==> trial 63: inputs <==
// ALU
module ALU(
    clk,
    rst_n,
    valid,
    ready,
    mode,
    in_A,
    in_B,
    out
);
clock: 2.53 ns
lec_check: 0
cap_margin: 30
cell_pad_in_sites_global_placement: 0
core_margin: 7
core_utilization: 68
cts_cluster_diameter: 356
cts_cluster_size: 57
gpl_timing_driven: 1
min_routing_layer: met1
place_density_lb_addon: 0.27
setup_slack_margin: -0.18
slew_margin: 20
run.sh (not shown) runs the stock make flow with config.mk's settings and CLKGATE_MAP_FILE=.
==> inputs of build 3, as changes to trial 63 <==
==> flow/config.mk (replaced) <==
export PLATFORM = sky130hd
export DESIGN_NAME = ALU
export DESIGN_NICKNAME = ALU
export VERILOG_FILES = /design/flow/design.v
export SDC_FILE = /design/flow/constraint.sdc
export NUM_CORES = 4
export LEC_CHECK = 0
export CAP_MARGIN = 30
export CELL_PAD_IN_SITES_GLOBAL_PLACEMENT = 1
export CORE_MARGIN = 7
export CORE_UTILIZATION = 64
export CTS_CLUSTER_SIZE = 58
export GPL_TIMING_DRIVEN = 1
export MIN_ROUTING_LAYER = met1
export PLACE_DENSITY_LB_ADDON = 0.27
export SETUP_SLACK_MARGIN = 0.73
export SLEW_MARGIN = 20
==> results <==
In synthesized cell count, build 3 and trial 63 do not differ.
In synthesized area, trial 63 and build 3 do not differ.
Against build 3, the die area of trial 63 is smaller by about 5.3%.
Trial 63 did not get past 3_5_place_dp. Build 3 aborted during 3_1_place_gp_skip_io.

---

==> v5 <==
ALU again, from the RTL that the note above started with.
==> flow/design.v (excerpt) <==
module ALU(
    clk,
    rst_n,
    valid,
    ready,
    mode,
    in_A,
    in_B,
    out
);
Settings: LEC_CHECK=0, CAP_MARGIN=20, CORE_MARGIN=2, CORE_UTILIZATION=72, CTS_CLUSTER_DIAMETER=27, CTS_CLUSTER_SIZE=37, PLACE_DENSITY_LB_ADDON=0.19, SETUP_SLACK_MARGIN=2.04, SLEW_MARGIN=20; clock period 6.94 ns.
==> v24 (differences from v5) <==
Settings changed: CAP_MARGIN 20 to 15, CORE_UTILIZATION 72 to 69, CTS_CLUSTER_DIAMETER 27 to not set, CTS_CLUSTER_SIZE 37 to 89, HOLD_SLACK_MARGIN set to 0.29, PLACE_DENSITY_LB_ADDON 0.19 to not set, SETUP_SLACK_MARGIN 2.04 to not set.
==> flow/constraint.sdc (replaced) <==
create_clock -name core_clock -period 3.55 [get_ports {clk}]
set_input_delay 0.7100 -clock core_clock [delete_from_list [all_inputs] [get_ports {clk}]]
set_output_delay 0.7100 -clock core_clock [all_outputs]
set_load 0.01 [all_outputs]
==> qor summary <==
quantity                                                                         v24                        v5
Status                                                               failed layout checks  timing/DRC/antenna clean
Layout check failures                                           negative setup slack                         -
Sequential share of cell area                                                 0.1739                    0.2034
Hold slack final                                                           0.2640 ns                 0.4770 ns
Clock Pin Slew Worst Setup and Hold Paths                                    0.10 ns                   0.09 ns
Wire length after detailed routing                                          55610 um                  43850 um
Net switching power of the design                                           7.710 mW                  3.177 mW
RSZ-0062 raised after global routing                                            true                     false
Maximum number of pins on one net before global-route repair                      75                        69
Met1 layer usage reported by global route                                     0.6390                    0.6401
Post-Place Worst Slack                                                    -0.1163 ns                  2.017 ns
Met3 wire length                                                             9973 um                   6763 um
Crit path top cell by count                                   sky130_fd_sc_hd__or3_4  sky130_fd_sc_hd__a21oi_1
Number of antenna cells inserted                                                   1                         0
Power attributed to the clock group                                          1.14 mW                    552 uW
Leakage power                                                               7.122 nW                  5.859 nW

---

==> inputs of v39 <==
Starting RTL as in the previous note.
Settings: LEC_CHECK=0, ABC_AREA=1, CAP_MARGIN=40, CORE_ASPECT_RATIO=0.5, CORE_MARGIN=2, CORE_UTILIZATION=72, CTS_CLUSTER_DIAMETER=399, CTS_CLUSTER_SIZE=98, HOLD_SLACK_MARGIN=0.29, PLACE_DENSITY=0.39, SLEW_MARGIN=20, TNS_END_PERCENT=10; clock period 3.87 ns.
==> v25 (differences from v39) <==
ABC_AREA = unset   (was 1)
CAP_MARGIN = 20   (was 40)
CORE_ASPECT_RATIO = unset   (was 0.5)
CORE_UTILIZATION = 40   (was 72)
CTS_CLUSTER_DIAMETER = unset   (was 399)
CTS_CLUSTER_SIZE = unset   (was 98)
HOLD_SLACK_MARGIN = unset   (was 0.29)
PLACE_DENSITY = unset   (was 0.39)
TNS_END_PERCENT = unset   (was 10)
==> flow/constraint.sdc (replaced) <==
create_clock -name core_clock -period 5.22 [get_ports {clk}]
set_input_delay 1.0440 -clock core_clock [delete_from_list [all_inputs] [get_ports {clk}]]
set_output_delay 1.0440 -clock core_clock [all_outputs]
set_load 0.01 [all_outputs]
==> v27 (differences from v39) <==
CAP_MARGIN = 20   (was 40)
CORE_ASPECT_RATIO = unset   (was 0.5)
CORE_UTILIZATION = 36   (was 72)
CTS_CLUSTER_DIAMETER = 388   (was 399)
CTS_CLUSTER_SIZE = 56   (was 98)
GPL_ROUTABILITY_DRIVEN = 0   (was unset)
HOLD_SLACK_MARGIN = unset   (was 0.29)
PLACE_DENSITY = unset   (was 0.39)
TNS_END_PERCENT = unset   (was 10)
==> flow/constraint.sdc (replaced) <==
create_clock -name core_clock -period 10.0 [get_ports {clk}]
set_input_delay 2.0000 -clock core_clock [delete_from_list [all_inputs] [get_ports {clk}]]
set_output_delay 2.0000 -clock core_clock [all_outputs]
set_load 0.01 [all_outputs]
==> notes.org <==
#+TITLE: Physical design notes

** Status
- Status :: timing/DRC/antenna clean

** Cells and area
- The fraction of cell area in multi-input combinational cells is reported as 58.76%.
- Core Util, Final :: 79.87%
- According to the finish report, the design has a final net count of 2704.

** STA
- Across the routed clock network, the largest skew measured is 15.58 ps.

** Min path
- Class of the tightest hold or removal check :: in2async

** Power
- The power report attributes to the combinational group a share of 72.9%.

** Floorplanning
- Die outline area :: 21400 µm²

** Global routing
- Entering global routing, the biggest net connects 69 pins.

** Drt
- Detailed Route WL :: 57.22 mm
Source of the figures above: v39

==> notes.org <==
#+TITLE: Physical design notes

** Cells and area
- The post-route utilization of the core is recorded as 46.12%.
- Fraction of area in multi-input gates :: 60.78%
- Final clock-cell share :: 2.243%
- Final net count :: 1725

** Power
- The power report attributes to the combinational group a share of 72.1%.
- Switch share :: 54.21%

** Status
- The run finished with no timing, DRC or antenna violations.

** Floorplanning
- The chip occupies 31950 µm².

** STA
- Worst setup skew after layout :: 20.24 ps

** Drt
- Per the detailed-route log, wirelength across all metal layers totals 50.32 mm.

** Clock tree
- TritonCTS built the clock tree.

** Global routing
- Maximum number of pins on one net before global-route repair :: 62
Source of the figures above: v25

==> notes.org <==
#+TITLE: Physical design notes

** Min path
- Class of the tightest hold or removal check :: reg2reg

** Cells and area
- Multi-input gates account for 58.11% of the area.
- Storage cell area :: 2731 µm²
- Final net count :: 2695
- The finished layout reports a core utilization of 39.83%.

** Status
- The flow ran to the end and the layout has no timing, DRC or antenna violations.

** Logic synthesis
- The synthesis report lists the Yosys warning total as 1.

** Floorplanning
- Die outline area :: 41980 µm²

** Power
- Proportion of power drawn by combinational gates :: 72.6%

** STA
- For the final database, setup skew stands at 11.21 ps.
Source of the figures above: v27


---

==> build 73: inputs <==
==> flow/design.v <==
module ALU(
    clk,
    rst_n,
    valid,
    ready,
    mode,
    in_A,
    in_B,
    out
);
    input         clk, rst_n;
    input         valid;
    input  [1:0]  mode;  
    output        ready;
    input  [31:0] in_A, in_B;
    output [63:0] out;
    parameter IDLE = 3'd0;
    parameter MUL  = 3'd1;
    parameter DIV  = 3'd2;
    parameter AND  = 3'd3;
    parameter AVG  = 3'd4;
    parameter OUT  = 3'd5;
    reg  [ 2:0] state, state_nxt;
    reg  [ 4:0] counter, counter_nxt;
    reg  [64:0] shreg, shreg_nxt;  
    reg  [31:0] alu_in, alu_in_nxt;
    reg  [32:0] alu_out;
    reg         ready_;
    assign ready = ready_;
    assign out = shreg[63:0];
    always @(*) begin
        case(state)
            IDLE: begin
                if (valid) 
                    case (mode)
                        0 : state_nxt = MUL;
                        1 : state_nxt = DIV;
                        2 : state_nxt = AND;
                        3 : state_nxt = AVG;
                    endcase
                else state_nxt = IDLE;
            end
            MUL : state_nxt = (counter != 31) ? MUL : OUT;
            DIV : state_nxt = (counter != 31) ? DIV : OUT;
            AND : state_nxt = OUT;
            AVG : state_nxt = OUT;
            OUT : state_nxt = IDLE;
            default : state_nxt = IDLE;
        endcase
    end
    always @(*) begin
        if ((state == MUL) || (state == DIV)) counter_nxt = counter + 1; 
        else                                  counter_nxt = 0;
    end
    always @(*) begin
        case(state)
            IDLE: begin
                if (valid) alu_in_nxt = in_B;
                else       alu_in_nxt = 0;
            end
            OUT : alu_in_nxt = 0;
            default: alu_in_nxt = alu_in;
        endcase
    end
    always @(*) begin
        case (state)
            MUL : begin
                if (shreg[0]) alu_out = shreg[63:32] + alu_in;
                else          alu_out = shreg[63:32];
            end
            DIV : alu_out = shreg[64:32] - {1'b0, alu_in};
            AND : alu_out = shreg[31:0] & alu_in;
            AVG : alu_out = (shreg[31:0] + alu_in) >> 1;
            default alu_out = 0;
        endcase
    end
    always @(*) begin
        case (state)
            IDLE: begin
                if (valid) begin
                    shreg_nxt = {33'b0, in_A};
                    if (state_nxt == DIV) shreg_nxt = shreg_nxt << 1;                 
                end
                else shreg_nxt = 0;
            end
            MUL : shreg_nxt = {1'b0, alu_out, shreg[31:1]};
            DIV : begin
                if (shreg[64:32] < {1'b0, alu_in}) shreg_nxt = shreg << 1;
                else                      shreg_nxt = {alu_out[31:0], shreg[31:0], 1'b1};
                if (counter == 31) shreg_nxt = {1'b0, shreg_nxt[64:33], shreg_nxt[31:0]};
            end
            AND : shreg_nxt = {32'b0, alu_out};
            AVG : shreg_nxt = {32'b0, alu_out};
            OUT : shreg_nxt = 0;
            default : shreg_nxt = 0;
        endcase
    end
    always @(posedge clk or negedge rst_n) begin
        if (!rst_n) begin
            state   <= IDLE;
            counter <= 0;
            shreg   <= 0;
            alu_in  <= 0;
            ready_  <= 0;
        end
        else begin
            state   <= state_nxt;
            counter <= counter_nxt;
            shreg   <= shreg_nxt;
            alu_in  <= alu_in_nxt;
            ready_  <= (state_nxt == OUT) ? 1 : 0;
        end
    end
endmodule
==> flow/run.sh <==
#!/bin/bash
# the make line also repeats each setting of config.mk as NAME=value (left out here)
make -C /OpenROAD-flow-scripts/flow DESIGN_CONFIG=/design/flow/config.mk WORK_HOME=/design/flow/orfs CLKGATE_MAP_FILE= finish
==> flow/config.mk <==
export PLATFORM = sky130hd
export DESIGN_NAME = ALU
export DESIGN_NICKNAME = ALU
export VERILOG_FILES = /design/flow/design.v
export SDC_FILE = /design/flow/constraint.sdc
export NUM_CORES = 4
export LEC_CHECK = 0
export ABC_AREA = 1
export CAP_MARGIN = 35
export CELL_PAD_IN_SITES_GLOBAL_PLACEMENT = 1
export CORE_ASPECT_RATIO = 0.51
export CORE_MARGIN = 2
export CORE_UTILIZATION = 27
export CTS_CLUSTER_DIAMETER = 160
export CTS_CLUSTER_SIZE = 90
export GPL_TIMING_DRIVEN = 1
export MAX_ROUTING_LAYER = met5
export MIN_ROUTING_LAYER = met1
export PLACE_DENSITY_LB_ADDON = 0.08
export SLEW_MARGIN = 5
export TNS_END_PERCENT = 90
==> flow/constraint.sdc <==
create_clock -name core_clock -period 3.09 [get_ports {clk}]
set_input_delay 0.6180 -clock core_clock [delete_from_list [all_inputs] [get_ports {clk}]]
set_output_delay 0.6180 -clock core_clock [all_outputs]
set_load 0.01 [all_outputs]
==> build 27: changes against build 73 <==
==> flow/config.mk (replaced) <==
export PLATFORM = sky130hd
export DESIGN_NAME = ALU
export DESIGN_NICKNAME = ALU
export VERILOG_FILES = /design/flow/design.v
export SDC_FILE = /design/flow/constraint.sdc
export NUM_CORES = 4
export LEC_CHECK = 0
export CAP_MARGIN = 20
export CORE_MARGIN = 2
export CORE_UTILIZATION = 72
export CTS_CLUSTER_SIZE = 37
export PLACE_DENSITY_LB_ADDON = 0.25
export SETUP_SLACK_MARGIN = 2.06
export SLEW_MARGIN = 20
==> flow/constraint.sdc (replaced) <==
create_clock -name core_clock -period 6.94 [get_ports {clk}]
set_input_delay 1.3880 -clock core_clock [delete_from_list [all_inputs] [get_ports {clk}]]
set_output_delay 1.3880 -clock core_clock [all_outputs]
set_load 0.01 [all_outputs]
==> build 89: changes against build 73 <==
==> flow/config.mk (replaced) <==
export PLATFORM = sky130hd
export DESIGN_NAME = ALU
export DESIGN_NICKNAME = ALU
export VERILOG_FILES = /design/flow/design.v
export SDC_FILE = /design/flow/constraint.sdc
export NUM_CORES = 4
export LEC_CHECK = 0
export CAP_MARGIN = 0
export CORE_MARGIN = 2
export CORE_UTILIZATION = 70
export CTS_CLUSTER_SIZE = 80
export GPL_TIMING_DRIVEN = 1
export HOLD_SLACK_MARGIN = -0.1
export MIN_ROUTING_LAYER = met1
export SETUP_SLACK_MARGIN = -0.23
export SLEW_MARGIN = 20
export TNS_END_PERCENT = 5
==> flow/constraint.sdc (replaced) <==
create_clock -name core_clock -period 3.51 [get_ports {clk}]
set_input_delay 0.7020 -clock core_clock [delete_from_list [all_inputs] [get_ports {clk}]]
set_output_delay 0.7020 -clock core_clock [all_outputs]
set_load 0.01 [all_outputs]
==> results <==
| quantity | build 73 | build 89 | build 27 |
|---|---|---|---|
| Outcome | timing/DRC/antenna clean | complete, but fails checks | timing/DRC/antenna clean |
| Layout check failures | - | negative setup slack | - |
| Headroom to the max-slew limit | 44.6% | 31.5% | 22.0% |
| Die width | 329 um | 136 um | 134 um |
| Clock edge transition at the registers on the reported setup and hold paths | 0.10 ns | 0.09 ns | 0.09 ns |
| Int Pwr | 7.15 mW | 6.96 mW | 2.69 mW |
| Cell taking the most area after synthesis | sky130_fd_sc_hd__nand2_1 | sky130_fd_sc_hd__dfrtp_1 | sky130_fd_sc_hd__dfrtp_1 |
| Met1 Resource Use GR | 48.6% | 64.8% | 63.7% |
| Arrival time at the worst endpoint | 3.23 ns | 4.12 ns | 4.86 ns |
| Post-place setup slack | -0.195 ns | -0.139 ns | 2.37 ns |
| First-pass GRT wire length | 117000 um | 79000 um | 67900 um |
| Yosys Chip Area | 14500 sq um | 12200 sq um | 12200 sq um |
| Core area | 52900 sq um | 17200 sq um | 16600 sq um |
| Worst-path fanout max | 6 | 4 | 33 |
| RR Startpoint | alu_in[2] | alu_in[5] | counter[0] |
| Height of the chip | 170 um | 136 um | 134 um |
| Count of final setup violators | 0 | 36 | 0 |
| Maximum VDD drop | 0.000446 V | 0.000618 V | 0.000313 V |
| Worst R2R Path Depth | 19 | 14 | 12 |
| Met2 Routed Length | 26700 um | 21700 um | 18500 um |
| Tap Count | 713 | 225 | 220 |
| Vias in the first global route | 16000 | 14800 | 12300 |
| Termination of the worst setup path | shreg[60] | shreg[61] | shreg[8] |
| Last weighted congestion value of the routability-driven placer | 0.946 | 1.11 | 1.06 |
| Routed wire length on met3 | 11300 um | 9390 um | 7120 um |
Power and IR drop assume default switching activity.
